run A:
// SelectionOfAvatar
module SelectionOfAvatar(
	input [1:0] mode,
	input [5:0] userID,
	input [1:0] candidate,  
	input CLK,
	input rst,  
	output reg [1:0] ballotBoxId,
	output reg [5:0] numberOfRegisteredVoters,
	output reg [5:0] numberOfVotesWinner,  
	output reg [1:0] WinnerId,
	output reg AlreadyRegistered,
	output reg AlreadyVoted,
	output reg NotRegistered,
	output reg VotingHasNotStarted,
	output reg RegistrationHasEnded
	);
    reg [5:0] registered [0:63];
    reg [5:0] voted [0:63];
    integer i, clock, registeredNum, votedNum;
    integer airV, fireV, waterV, earthV;
	always @(posedge CLK)
	begin
	if (rst) begin
        clock = 0;
		registeredNum = 0;
		votedNum = 0;
		airV = 0;
		fireV = 0;
		waterV = 0;
		earthV = 0;
		for(i=0; i<64; i = i+1) begin
            registered[i]=6'b000000;
            voted[i]=6'b000000;
        end
        ballotBoxId =0;
        numberOfRegisteredVoters=0;
        numberOfVotesWinner=0;
        WinnerId=0;
        AlreadyRegistered=0;
        AlreadyVoted=0;
        NotRegistered=0;
        VotingHasNotStarted=0;
        RegistrationHasEnded=0;
	end
	else begin
		clock=clock+1;
        ballotBoxId =0;
        numberOfRegisteredVoters=0;
  ...
For scale: about 290 flip-flops, roughly 33 I/O pins, roughly 0.016 mm² of cells after synthesis.
Settings: LEC_CHECK=0, ABC_AREA=1, CAP_MARGIN=40, CELL_PAD_IN_SITES_DETAIL_PLACEMENT=1, CORE_ASPECT_RATIO=1.34, CORE_MARGIN=2, CORE_UTILIZATION=35, CTS_CLUSTER_DIAMETER=326, GPL_ROUTABILITY_DRIVEN=0, GPL_TIMING_DRIVEN=0, MIN_ROUTING_LAYER=met2, SLEW_MARGIN=10, TNS_END_PERCENT=30; clock period 7.27 ns.
run.sh (not shown) runs the stock make flow with config.mk's settings and CLKGATE_MAP_FILE=.
## Diff of input files: run B against run A
Settings: CTS_CLUSTER_DIAMETER removed (was 326); CORE_ASPECT_RATIO removed (was 1.34); GPL_TIMING_DRIVEN removed (was 0); CELL_PAD_IN_SITES_DETAIL_PLACEMENT removed (was 1); MIN_ROUTING_LAYER removed (was met2); GPL_ROUTABILITY_DRIVEN removed (was 0); CORE_UTILIZATION changed from 35 to 40; TNS_END_PERCENT removed (was 30); SLEW_MARGIN changed from 10 to 20; ABC_AREA removed (was 1); CAP_MARGIN changed from 40 to 20; the clock period (ns, I/O delays scaled along) changed from 7.27 to 5.71.
### Flow results
- Sort run B and run A by global-route total usage across every layer, ascending, and run B comes first.
- Going from run A to run B, synthesized cell count shrank by 27%, clock insertion delay at the later pin of the skew report moved down, routed wire length dropped about 27%, worst-case setup margin in the final layout shrank by 0.76 ns.
- Uppermost signal routing layer after detailed routing: met5 -> run A, met4 -> run B
- Looking at post-synthesis instance area across run B and run A, the one that comes out lower is run B.
- For run B, the end of the critical path was numberOfVotesWinner[4], unlike run A, where it was numberOfVotesWinner[1].
- Run B vs run A: sequential portion of the cell area up
Edits applied to the flow inputs when going from run B to run C:
Settings: SETUP_SLACK_MARGIN now 1.22, previously not set; CORE_UTILIZATION now 68, was 40; the clock period (ns, I/O delays scaled along) now 4.77, was 5.71.
## What came out
- Of run C and run B, only run C fails to finish with a clean layout.
- On instance area at placement, the lower figure sits with run B, not run C.
- Changes observed in run C relative to run B: number of buffers between clock root and the deepest sink shows no meaningful change; weighted congestion at the end of routability-driven global placement now larger.
Modified inputs, run D compared to run C
Settings: SETUP_SLACK_MARGIN: 1.22 -> 1.14; CTS_CLUSTER_DIAMETER: unset -> 360; CORE_UTILIZATION: 68 -> 57.
==> results <==
Among run C and run D, the run that stopped before the end is run C, and it is the only one. Run C did not make it past global routing, where a tool error ended it. Run D against run C: post-synthesis share of cell area spent on and-or and or-and gates held, final estimated routing congestion in global placement went down 4.5%, area after synthesis held, starting density of the core went down 11 points. Delta (run D minus run C): chip area from the yosys synthesis statistics comparable; post-CTS setup-driven buffer insertion count picked up an extra 1; I/O pin count held. Taking run C as the reference point, the core area of run D rises by about 20%. Die: run D bigger than run C. Comparing width of the chip for run D and run C, the smaller number came from run C. Looking only at number of instances resized during post-cts repair, and setting everything else aside, the higher value of run D and run C goes to run C.
> inputs changed (run D -> run E)
Settings: setting CTS_CLUSTER_SIZE to 21 for the first time; setting PLACE_DENSITY to 0.7 for the first time; changing CORE_UTILIZATION from 57 to 72; removing CTS_CLUSTER_DIAMETER (formerly 360); removing SETUP_SLACK_MARGIN (formerly 1.14); changing the clock period (ns, I/O delays scaled along) from 4.77 to 2.94.
## What came out
Reported for run E and run D, share of the synthesized netlist area taken by xor and xnor gates turned out identical to the last digit. NOTE placeable core region run D->run E decreased by more than 10%. Run E — weighted congestion reported at the end of routability-driven placement about 8% higher, run D as reference. Run E vs. run D: horizontal die size lost about 11%, placed wire-length estimate climbed 47%, die size now smaller, number of rows created at floorplan decreased by 12% relative to the old numbers. Total placed instance area (higher): run E. On share of synthesized area occupied by flip-flops and latches, run E tracks run D almost exactly. The flow ended early for run E: it failed with a tool error in clock tree synthesis. As far as fraction of synthesis flops using an asynchronous set or reset pin goes, run E and run D are indistinguishable; the numbers are identical.
### run E -> run F
Settings: removing PLACE_DENSITY (formerly 0.7); removing CTS_CLUSTER_SIZE (formerly 21); setting SETUP_SLACK_MARGIN to -0.33 for the first time; changing CORE_UTILIZATION from 72 to 64; changing the clock period (ns, I/O delays scaled along) from 2.94 to 4.35.
## What came out
- In the tables for run F and run E, final weighted congestion of routability-driven global placement reads lower with run F.
- Between run F and run E, it is run F whose site row count is higher, by 3.
- From run E to run F, synthesized cell count did not move at all.
- Taking run E as the reference, in run F I/O pin total has remained practically unchanged; total die area went up by 12%; detailed-placement wirelength estimate down 30%.
- Among run E and run F, the run that stopped before the end is run E, and it is the only one.
- [run F] flow finished | final checks: failed | reasons: negative setup slack

========
## lane 1
The RTL this note starts from:
==> flow/design.v <==
`timescale 1ns / 1ps
module SelectionOfAvatar(
	input [1:0] mode,
	input [5:0] userID,
	input [1:0] candidate,  
	input CLK,
	input rst,  
	output reg [1:0] ballotBoxId,
	output reg [5:0] numberOfRegisteredVoters,
	output reg [5:0] numberOfVotesWinner,  
	output reg [1:0] WinnerId,
	output reg AlreadyRegistered,
	output reg AlreadyVoted,
	output reg NotRegistered,
	output reg VotingHasNotStarted,
	output reg RegistrationHasEnded
	);
    reg [5:0] registered [0:63];
    reg [5:0] voted [0:63];
    integer i, clock, registeredNum, votedNum;
    integer airV, fireV, waterV, earthV;
	always @(posedge CLK)
	begin
	if (rst) begin
        clock = 0;
		registeredNum = 0;
		votedNum = 0;
		airV = 0;
		fireV = 0;
		waterV = 0;
		earthV = 0;
		for(i=0; i<64; i = i+1) begin
            registered[i]=6'b000000;
            voted[i]=6'b000000;
        end
        ballotBoxId =0;
        numberOfRegisteredVoters=0;
        numberOfVotesWinner=0;
        WinnerId=0;
        AlreadyRegistered=0;
        AlreadyVoted=0;
        NotRegistered=0;
        VotingHasNotStarted=0;
        RegistrationHasEnded=0;
	end
	else begin
		clock=clock+1;
        ballotBoxId =0;
        numberOfRegisteredVoters=0;
        numberOfVotesWinner=0;
        WinnerId=0;
        AlreadyRegistered=0;
        AlreadyVoted=0;
        NotRegistered=0;
        VotingHasNotStarted=0;
        RegistrationHasEnded=0;
        if(clock<=100) begin
            ballotBoxId=userID[5:4];
            if(mode==1) begin
                VotingHasNotStarted=1;
            end
            if(mode==0) begin
                if(registered[userID]==0) begin
                    registered[userID]=1;
                    ballotBoxId=userID[5:4];
                    registeredNum=registeredNum+1;
                end
                else begin 
                    AlreadyRegistered=1;
                    ballotBoxId=userID[5:4];
                end
            end
            numberOfRegisteredVoters=registeredNum;
        end
        else if(clock<=200) begin
            ballotBoxId=userID[5:4];
            numberOfRegisteredVoters=registeredNum;
            if(mode==0) begin
                RegistrationHasEnded=1;
            end
            if(mode==1) begin
                if(registered[userID]==1) begin
                    if(voted[userID]==0)begin
                        voted[userID]=1;
                        if(candidate==0)begin
                            airV=airV+1;
                        end
                        if(candidate==1)begin
                            fireV=fireV+1;
                        end
                        if(candidate==2)begin
                            waterV=waterV+1;
                        end
                        if(candidate==3)begin
                            earthV=earthV+1;
                        end
                    end 
                    else begin
                        AlreadyVoted=1;
                    end   
                end
                else begin
                    NotRegistered=1;
                end
            end    
        end
        else if(clock>200) begin
            numberOfRegisteredVoters=registeredNum;
            numberOfVotesWinner=airV;
            WinnerId=2'b0;
            if (fireV > numberOfVotesWinner) begin
				numberOfVotesWinner = fireV;
				WinnerId = 2'b01;
			end
			if (waterV > numberOfVotesWinner) begin
				numberOfVotesWinner = waterV;
				WinnerId = 2'b10;
			end
			if (earthV> numberOfVotesWinner) begin
				numberOfVotesWinner = earthV;
				WinnerId = 2'b11;
			end
        end
	end
	end
endmodule
make LEC_CHECK=0 ABC_AREA=1 CAP_MARGIN=20 CORE_MARGIN=2 CORE_UTILIZATION=72 CTS_CLUSTER_DIAMETER=386 CTS_CLUSTER_SIZE=20 PLACE_DENSITY_LB_ADDON=0.24 SETUP_SLACK_MARGIN=-0.33 SLEW_MARGIN=20 finish   # period 3.8 ns
Lane 1 -> stages 100% | layout checks FAIL | negative setup slack
## Diff of input files: lane 2 against lane 1
Settings: SETUP_SLACK_MARGIN removed (was -0.33); CTS_CLUSTER_SIZE removed (was 20); PLACE_DENSITY_LB_ADDON removed (was 0.24); CORE_UTILIZATION changed from 72 to 45; ABC_AREA removed (was 1); CTS_CLUSTER_DIAMETER removed (was 386); the clock period (ns, I/O delays scaled along) changed from 3.8 to 5.71.
Notes after the runs:
- Lane 2: flow completed, timing, DRC and antenna clean
- NOTE: combinational power in lane 2 exceeds that of lane 1
- Delta (lane 2 minus lane 1): final worst-path cycle share moved down, yosys stat chip area shrank by 750 µm², via count went down by 2,764, non-clock buffer total of the final layout shrank by 64.
- Diff lane 1 -> lane 2 | maximum number of pins on one net before global-route repair | down by more than a quarter
The following lists how lane 3 was set up differently from lane 2:
Settings: CORE_UTILIZATION now 65, was 45; CTS_CLUSTER_SIZE now 43, previously not set; SETUP_SLACK_MARGIN now -0.29, previously not set; the clock period (ns, I/O delays scaled along) now 4.7, was 5.71.
## What came out
- Finished, but not clean: lane 3, with negative setup slack.
- | wire length on met3 | lane 3 vs lane 2 | about 26% higher |
- Relative to lane 2, total routed wire length on the met1 layer has decreased by 5.4% in lane 3.
- Per the comparison of lane 3 with lane 2, total placed instance area increased by about 3.4% relative to the old numbers, final instance area increased by 2.2% relative to the old numbers.
Power and IR drop assume default switching activity.
